Setup of oak:
Design IIR, start of the top module:
module IIR(clk, rst, Start, load, DIn, RAddr, data_done, WEN, Yn, WAddr, Finish);
	parameter n = 16;
	parameter m = 20;
	input clk, rst;
	input Start;
	input data_done;
	input [n-1:0]DIn;
	output WEN, load;
	output Finish;
	output [n-1:0]Yn;
	output [m-1:0]RAddr;
	output [m-1:0]WAddr;
	wire control_state;
	control_FSM control(
		.clk(clk), .rst(rst),
		.start(Start), .data_done(data_done), .load(load), .RAddr(RAddr), .state(control_state)
	);
	datapath dp(
		.clk(clk), .rst(rst),
		.command(control_state), .RAddr(RAddr), .DIn(DIn), .WEN(WEN), .Yn(Yn), .WAddr(WAddr), .finish(Finish)
	);
endmodule
export LEC_CHECK = 0
export ABC_AREA = 1
export CAP_MARGIN = 20
export CELL_PAD_IN_SITES_GLOBAL_PLACEMENT = 0
export CORE_MARGIN = 2
export CORE_UTILIZATION = 72
export CTS_CLUSTER_DIAMETER = 272
export GPL_TIMING_DRIVEN = 1
export HOLD_SLACK_MARGIN = -0.07
export MAX_ROUTING_LAYER = met4
export PLACE_DENSITY = 0.64
export SETUP_SLACK_MARGIN = 1.73
export SLEW_MARGIN = 20
create_clock -name core_clock -period 14.3 [get_ports {clk}]
run.sh (not shown) runs the stock make flow with config.mk's settings and CLKGATE_MAP_FILE=.
In oak the implementation ran to completion but is not tape-out ready, as the final checks report setup timing.
Input changes introduced in pine (baseline for comparison: oak):
- CTS_CLUSTER_DIAMETER now 190, was 272
- PLACE_DENSITY_LB_ADDON now 0.04, previously not set
- SETUP_SLACK_MARGIN now 1.6, was 1.73
- HOLD_SLACK_MARGIN no longer set, was -0.07
- CELL_PAD_IN_SITES_GLOBAL_PLACEMENT no longer set, was 0
- GPL_TIMING_DRIVEN no longer set, was 1
- PLACE_DENSITY no longer set, was 0.64
- the clock period (ns, I/O delays scaled along) now 16.0, was 14.3
--- outcome ---
oak and pine: one clean run, pine; the rest did not finish clean. Ran to the end and failed final checks on setup timing: oak. Summary: hold slack, pine worse than oak. Post-detailed-route wirelength per cell (pine vs. oak) decreases slightly. Min area overhead of the layout relative to synthesis across pine and oak: oak. As far as number of nets at floorplan is concerned, pine and oak perform about the same. In the reports for pine and oak, the larger number of buffers other than clock buffers in the final layout belongs to oak. pine: multi-input logic area is about 1.1% higher than what oak reported. Count of antenna-violating nets left after detailed routing: oak vs pine identical. oak → pine: clock tree buffer count of the final layout now sits lower. Compared with oak, pine shows routed wire length lower by about 1.5%.
Edits applied to the flow inputs when going from pine to birch:
- TNS_END_PERCENT: unset -> 70
- MAX_ROUTING_LAYER: met4 -> unset
- MIN_ROUTING_LAYER: unset -> met2
- CORE_UTILIZATION: 72 -> 40
- GPL_ROUTABILITY_DRIVEN: unset -> 0
- GPL_TIMING_DRIVEN: unset -> 0
- CELL_PAD_IN_SITES_GLOBAL_PLACEMENT: unset -> 1
- SLEW_MARGIN: 20 -> 30
- PLACE_DENSITY_LB_ADDON: 0.04 -> 0.2
- SETUP_SLACK_MARGIN: 1.6 -> 0.92
- CORE_ASPECT_RATIO: unset -> 0.95
- CTS_CLUSTER_DIAMETER: 190 -> unset
==> results <==
birch reached the end of the flow, and the finished layout is clean on the timing, DRC and antenna checks.
Delta (birch minus pine): minimum clock period after layout went down; utilization shrank by 35 points.
Initial DRC count (birch / pine): 2.1
Per the comparison of birch with pine, clock-buffer cell count went down; number of cells in the design after placement went up; worst setup slack went up.
Changes in maple relative to birch:
- a change of SLEW_MARGIN from 30 to 20
- a deleted PLACE_DENSITY_LB_ADDON that had been 0.2
- a deleted GPL_TIMING_DRIVEN that had been 0
- a change of CORE_UTILIZATION from 40 to 71
- a deleted TNS_END_PERCENT that had been 70
- a deleted CORE_ASPECT_RATIO that had been 0.95
- an added CTS_CLUSTER_SIZE of 34
- a deleted SETUP_SLACK_MARGIN that had been 0.92
- a deleted GPL_ROUTABILITY_DRIVEN that had been 0
- a deleted ABC_AREA that had been 1
- a deleted CELL_PAD_IN_SITES_GLOBAL_PLACEMENT that had been 1
- a deleted MIN_ROUTING_LAYER that had been met2
- a change of the clock period (ns, I/O delays scaled along) from 16.0 to 14.2
--- outcome ---
| number of gates given a new drive strength after cts | lower: maple |
The flow completed for maple, but it is not clean: the layout still shows setup timing.
Compared with birch, maple shows global-route met1 utilization higher by 52 points.
Against birch, maple reports a area share of fa/ha/maj cells after synthesis that is higher.
Setup changes, maple to cedar
- an added ABC_AREA of 1
- a change of CORE_UTILIZATION from 71 to 72
- an added SETUP_SLACK_MARGIN of 3.25
- a deleted CTS_CLUSTER_SIZE that had been 34
- an added PLACE_DENSITY of 0.38
- an added TNS_END_PERCENT of 5
- a change of the clock period (ns, I/O delays scaled along) from 14.2 to 10.9
### Flow results
What ended cedar was a tool error in clock tree synthesis; the run never finished.
Die height in cedar is 2.0% above maple.
On quantity of I/O buffers inserted on ports, maple and cedar are neck and neck.
cedar ends up with higher synthesized cell count than maple does.
cedar vs. maple: net count entering floorplan now larger, starting utilization of the core area now larger.
cedar vs. maple: pre-CTS worst setup slack went down by 2.07 ns.
cedar: instance area after placement 10000 sq um above maple

* * *

## P
IIR again, from the RTL that the note above started with.
clock: 10.9 ns
lec_check: 0
abc_area: 1
cap_margin: 40
core_aspect_ratio: 0.7
core_margin: 2
core_utilization: 72
cts_cluster_size: 10
place_density_lb_addon: 0.02
setup_slack_margin: 3.25
slew_margin: 20
tns_end_percent: 5
FAIL P @ 4_1_cts: tool exited with error
Input-level comparison between Q and P:
==> flow/config.mk <==
export PLATFORM = sky130hd
export DESIGN_NAME = IIR
export DESIGN_NICKNAME = IIR
export VERILOG_FILES = /design/flow/design.v
export SDC_FILE = /design/flow/constraint.sdc
export NUM_CORES = 4
export LEC_CHECK = 0
export CAP_MARGIN = 20
export CORE_MARGIN = 2
export CORE_UTILIZATION = 40
export SLEW_MARGIN = 20
==> flow/constraint.sdc <==
create_clock -name core_clock -period 16.0 [get_ports {clk}]
set_input_delay 3.2000 -clock core_clock [delete_from_list [all_inputs] [get_ports {clk}]]
set_output_delay 3.2000 -clock core_clock [all_outputs]
set_load 0.01 [all_outputs]
Results
Q: all stages complete, timing, DRC and antenna checks passed. Between Q and P, it is Q whose total cell area reported by yosys after synthesis is lower, by 5.3%. Compound-gate portion of the synthesized area is lower on P. For cell count listed in synth_stat.txt, dividing the value from Q by the value from P gives 0.80.
What R does differently from Q at the input level:
--- a/flow/config.mk
+++ b/flow/config.mk
@@ -8 +8,2 @@
-export CAP_MARGIN = 20
+export ABC_AREA = 1
+export CAP_MARGIN = 5
@@ -10 +11,8 @@
-export CORE_UTILIZATION = 40
+export CORE_UTILIZATION = 46
+export CTS_CLUSTER_DIAMETER = 268
+export GPL_TIMING_DRIVEN = 0
+export HOLD_SLACK_MARGIN = 0.23
+export MAX_ROUTING_LAYER = met4
+export MIN_ROUTING_LAYER = met2
+export PLACE_DENSITY_LB_ADDON = 0.03
+export SETUP_SLACK_MARGIN = -1.12
@@ -11,0 +20 @@
+export TNS_END_PERCENT = 75
Results
- Comparing Q and R, combinational share of cell area is higher on Q.
- Changes observed in R relative to Q: detailed-route DRC error count roughly the same, overall routing resource usage rose 24 points, layout overhead on the synthesized area decreased by 6.8 points relative to the old numbers, total routed wirelength picked up an extra about 24%.
- Diff Q -> R: total core area fell 9000 um2; minimum clock period after layout rose 0.68 ns; fmax fell 2.6 MHz.
- Of the two values seen for launching instance or port of the critical path, dp.y0[3] was produced by Q and dp.y0[2] by R.
- Between Q and R, post-synthesis xor/xnor area fraction is higher for Q, R comes in under that.
- Most used routing layer = met3: R; most used routing layer = met2: Q
- Setup slack in R is smaller than in Q.
- R: all stages done; final checks FAILED (negative setup slack).
Setup changes, R to S
==> flow/config.mk <==
export PLATFORM = sky130hd
export DESIGN_NAME = IIR
export DESIGN_NICKNAME = IIR
export VERILOG_FILES = /design/flow/design.v
export SDC_FILE = /design/flow/constraint.sdc
export NUM_CORES = 4
export LEC_CHECK = 0
export CAP_MARGIN = 20
export CORE_MARGIN = 2
export CORE_UTILIZATION = 27
export SLEW_MARGIN = 20
==> flow/constraint.sdc <==
create_clock -name core_clock -period 16.5 [get_ports {clk}]
set_input_delay 3.3000 -clock core_clock [delete_from_list [all_inputs] [get_ports {clk}]]
set_output_delay 3.3000 -clock core_clock [all_outputs]
set_load 0.01 [all_outputs]
Notes after the runs:
Summary — required time of the critical path, S relative to R: higher, by 0.40 ns. S: full flow OK, the timing, DRC and antenna checks passed. S vs. R: standard-cell row count went up by 32.

* * *

## run 2
IIR again, from the RTL that the note above started with.
Design IIR, start of the top module:
module IIR(clk, rst, Start, load, DIn, RAddr, data_done, WEN, Yn, WAddr, Finish);
	parameter n = 16;
	parameter m = 20;
	input clk, rst;
	input Start;
	input data_done;
	input [n-1:0]DIn;
	output WEN, load;
	output Finish;
	output [n-1:0]Yn;
	output [m-1:0]RAddr;
	output [m-1:0]WAddr;
	wire control_state;
	control_FSM control(
		.clk(clk), .rst(rst),
		.start(Start), .data_done(data_done), .load(load), .RAddr(RAddr), .state(control_state)
	);
	datapath dp(
		.clk(clk), .rst(rst),
		.command(control_state), .RAddr(RAddr), .DIn(DIn), .WEN(WEN), .Yn(Yn), .WAddr(WAddr), .finish(Finish)
	);
endmodule
clock: 6.02 ns
lec_check: 0
cap_margin: 15
core_margin: 2
core_utilization: 72
cts_cluster_diameter: 237
cts_cluster_size: 30
setup_slack_margin: 1.71
slew_margin: 5
Seen in the log of run 2: DPL-0033 during 4_1_cts, after which the run never completed.
Relative to run 2, the following input files were edited for run 4:
# run 2
export LEC_CHECK = 0
export CAP_MARGIN = 15
export CORE_MARGIN = 2
export CORE_UTILIZATION = 72
export CTS_CLUSTER_DIAMETER = 237
export CTS_CLUSTER_SIZE = 30
export SETUP_SLACK_MARGIN = 1.71
export SLEW_MARGIN = 5
create_clock -name core_clock -period 6.02 [get_ports {clk}]
# run 4
export LEC_CHECK = 0
export ABC_AREA = 1
export CAP_MARGIN = 20
export CORE_MARGIN = 2
export CORE_UTILIZATION = 72
export CTS_CLUSTER_SIZE = 16
export PLACE_DENSITY = 0.38
export SETUP_SLACK_MARGIN = 0.4
export SLEW_MARGIN = 20
create_clock -name core_clock -period 8.78 [get_ports {clk}]
[summary]
- Run 4 has post-synthesis share of cell area spent on and-or and or-and gates below what run 2 had.
- Run 2 | ERROR | 4_1_cts
- Tool error DPL-0033 stopped run 4 during 4_1_cts; no final results.
- Proportion of synthesized area in mux cells, run 2 and run 4: larger value in run 2
- Summary of run 4 over run 2: synthesized cell count has increased; placed instance count has increased; starting utilization of the core area has decreased.
